build 9:
## complex_multiplier
module complex_multiplier#(parameter INPUT_DATA_WIDTH = 16)
    (
        input  wire                                    i_clk,
        input  wire                                    i_rst,
        input  wire signed [INPUT_DATA_WIDTH-1:0]      i_real_h,
        input  wire signed [INPUT_DATA_WIDTH-1:0]      i_imag_h,
        input  wire signed [INPUT_DATA_WIDTH-1:0]      i_real_y,
        input  wire signed [INPUT_DATA_WIDTH-1:0]      i_imag_y,
        output reg  signed [INPUT_DATA_WIDTH*2:0]      o_real,
        output reg  signed [INPUT_DATA_WIDTH*2:0]      o_imag
    );
    reg signed [INPUT_DATA_WIDTH*2-1:0] ac;
    reg signed [INPUT_DATA_WIDTH*2-1:0] ad;
    reg signed [INPUT_DATA_WIDTH*2-1:0] cb;
    reg signed [INPUT_DATA_WIDTH*2-1:0] bd;
    always@(posedge i_clk) begin
        if(i_rst)begin
            o_real <= 0;
            o_imag <= 0;
            ac     <= 0;
            ad     <= 0;
            cb     <= 0;
            bd     <= 0;
        end         
        else begin
            ac <= i_real_h * i_real_y;
            ad <= i_real_h * i_imag_y;
            cb <= i_real_y * i_imag_h;
            bd <= i_imag_h * i_imag_y;
            o_real <= ac - bd;
            o_imag <= ad + cb;
        end
    end
endmodule
Size in the first run: roughly 7300 cells after synthesis, ~190 flip-flops, ~130 I/O pins.
==> flow/config.mk <==
export PLATFORM = sky130hd
export DESIGN_NAME = complex_multiplier
export DESIGN_NICKNAME = complex_multiplier
export VERILOG_FILES = /design/flow/design.v
export SDC_FILE = /design/flow/constraint.sdc
export NUM_CORES = 4
export LEC_CHECK = 0
export ABC_AREA = 1
export CAP_MARGIN = 20
export CORE_MARGIN = 2
export CORE_UTILIZATION = 72
export CTS_CLUSTER_DIAMETER = 248
export CTS_CLUSTER_SIZE = 96
export HOLD_SLACK_MARGIN = 0.29
export PLACE_DENSITY = 0.42
export SLEW_MARGIN = 20
export TNS_END_PERCENT = 15
==> flow/constraint.sdc <==
create_clock -name core_clock -period 5.4 [get_ports {i_clk}]
set_input_delay 1.0800 -clock core_clock [delete_from_list [all_inputs] [get_ports {i_clk}]]
set_output_delay 1.0800 -clock core_clock [all_outputs]
set_load 0.01 [all_outputs]
run.sh (not shown) runs the stock make flow with config.mk's settings and CLKGATE_MAP_FILE=.
Build 9: it failed with a tool error in global routing, so there are no final results.
--- input diff build 9..build 27 ---
- swapping 72 for 42 in CORE_UTILIZATION
- clearing PLACE_DENSITY, which used to be 0.42
- clearing TNS_END_PERCENT, which used to be 15
- clearing ABC_AREA, which used to be 1
- clearing CTS_CLUSTER_SIZE, which used to be 96
- clearing CTS_CLUSTER_DIAMETER, which used to be 248
- clearing HOLD_SLACK_MARGIN, which used to be 0.29
- swapping 5.4 for 9.0 in the clock period (ns, I/O delays scaled along)
==> comparison <==
- Build 27: all stages complete, timing, DRC and antenna checks passed
- Build 9: it failed with a tool error in global routing, so there are no final results.
- Build 27 vs. build 9: mux contribution to synthesized area went up, number of placed cells counting well taps went down, total placed instance area went down.
- The chip area in build 27 sits about 54% above the value recorded for build 9.
- As far as number of enable flip-flop cells goes, build 9 and build 27 are indistinguishable; the numbers are identical.
- Build 9 → build 27: maximum clock insertion buffer count held, detailed-placement wirelength estimate moved down, number of distinct library cells after synthesis went up, mapped cell area now sits lower.
- Horizontal die dimension | build 27 above build 9
What build 13 does differently from build 27 at the input level:
- PLACE_DENSITY now 0.77, previously not set
- CTS_CLUSTER_DIAMETER now 228, previously not set
- CORE_UTILIZATION now 48, was 42
- GPL_TIMING_DRIVEN now 1, previously not set
- the clock period (ns, I/O delays scaled along) now 12.1, was 9.0
## What came out
Synthesis-to-layout area growth on build 13 is down relative to build 27.
Reported for build 27 and build 13, count of instantiated cells in the yosys netlist turned out identical to the last digit.
A worst setup path startpoint of i_imag_y[7] is what build 13 shows, while i_imag_h[2] belongs to build 27.
## Diff of input files: build 10 against build 13
- PLACE_DENSITY no longer set, was 0.77
- ABC_AREA now 1, previously not set
- GPL_TIMING_DRIVEN no longer set, was 1
- CTS_CLUSTER_DIAMETER now 377, was 228
- CORE_UTILIZATION now 57, was 48
- the clock period (ns, I/O delays scaled along) now 5.13, was 12.1
Results
- Build 10 -> stages 100% | layout checks FAIL | negative setup slack
- Build 10 against build 13: post-layout period usage of the worst path higher, flop-to-flop setup slack shrank by 5.55 ns, post-route cell area went up by about 45%.
- Looking only at post-route met1 wirelength, and setting everything else aside, the lower value of build 13 and build 10 goes to build 13.
- Largest clock skew in the final design was higher in build 13 than in build 10.
- Build 10 vs build 13 on wire length: build 10 is the higher one.
- Cmp build 13 and build 10 / number of fillers in the final layout / higher: build 13
- Taking build 10 as 1.0, build 13 lands at 1.07 on die size.
What build 14 does differently from build 10 at the input level:
- CTS_CLUSTER_DIAMETER no longer set, was 377
- CORE_UTILIZATION now 40, was 57
- ABC_AREA no longer set, was 1
- the clock period (ns, I/O delays scaled along) now 10.0, was 5.13
Notes after the runs:
Build 14: flow completed, timing, DRC and antenna clean. Count of nets after finishing went down by more than a quarter going from build 10 to build 14. Build 14 ends up with higher tally of clock buffers in the finished layout than build 10 does. Comparing build 10 and build 14, arrival time of data at the critical path endpoint is lower on build 10. Relative to build 10, number of cells in the yosys synthesis report has gone down in build 14. Taking build 10 as the reference point, the simple-gate area share of the yosys netlist of build 14 falls by 5.7 points. Changes observed in build 14 relative to build 10: end-of-flow core utilization went down, global-route usage went down.
diff inputs: build 14 => build 86
- setting MAX_ROUTING_LAYER to met4 for the first time
- changing CORE_UTILIZATION from 40 to 72
- setting PLACE_DENSITY to 0.95 for the first time
- setting TNS_END_PERCENT to 5 for the first time
- changing the clock period (ns, I/O delays scaled along) from 10.0 to 6.89
Build 86 never completed; the flow aborted with a tool error in global routing.
Between build 14 and build 86, the detailed placer's ending HPWL is higher for build 86.
Compared with build 14, in build 86 pre-placement core utilization grew by 33 points; area of the chip shrank by 44%; placement-stage worst setup slack shrank by 2.09 ns; die extent in x shrank by 87 um.
Placeable core region on build 86 is ahead of build 14.
Going from build 14 to build 86, the total cell area at the placement stage was found to have gone up by about 7%.
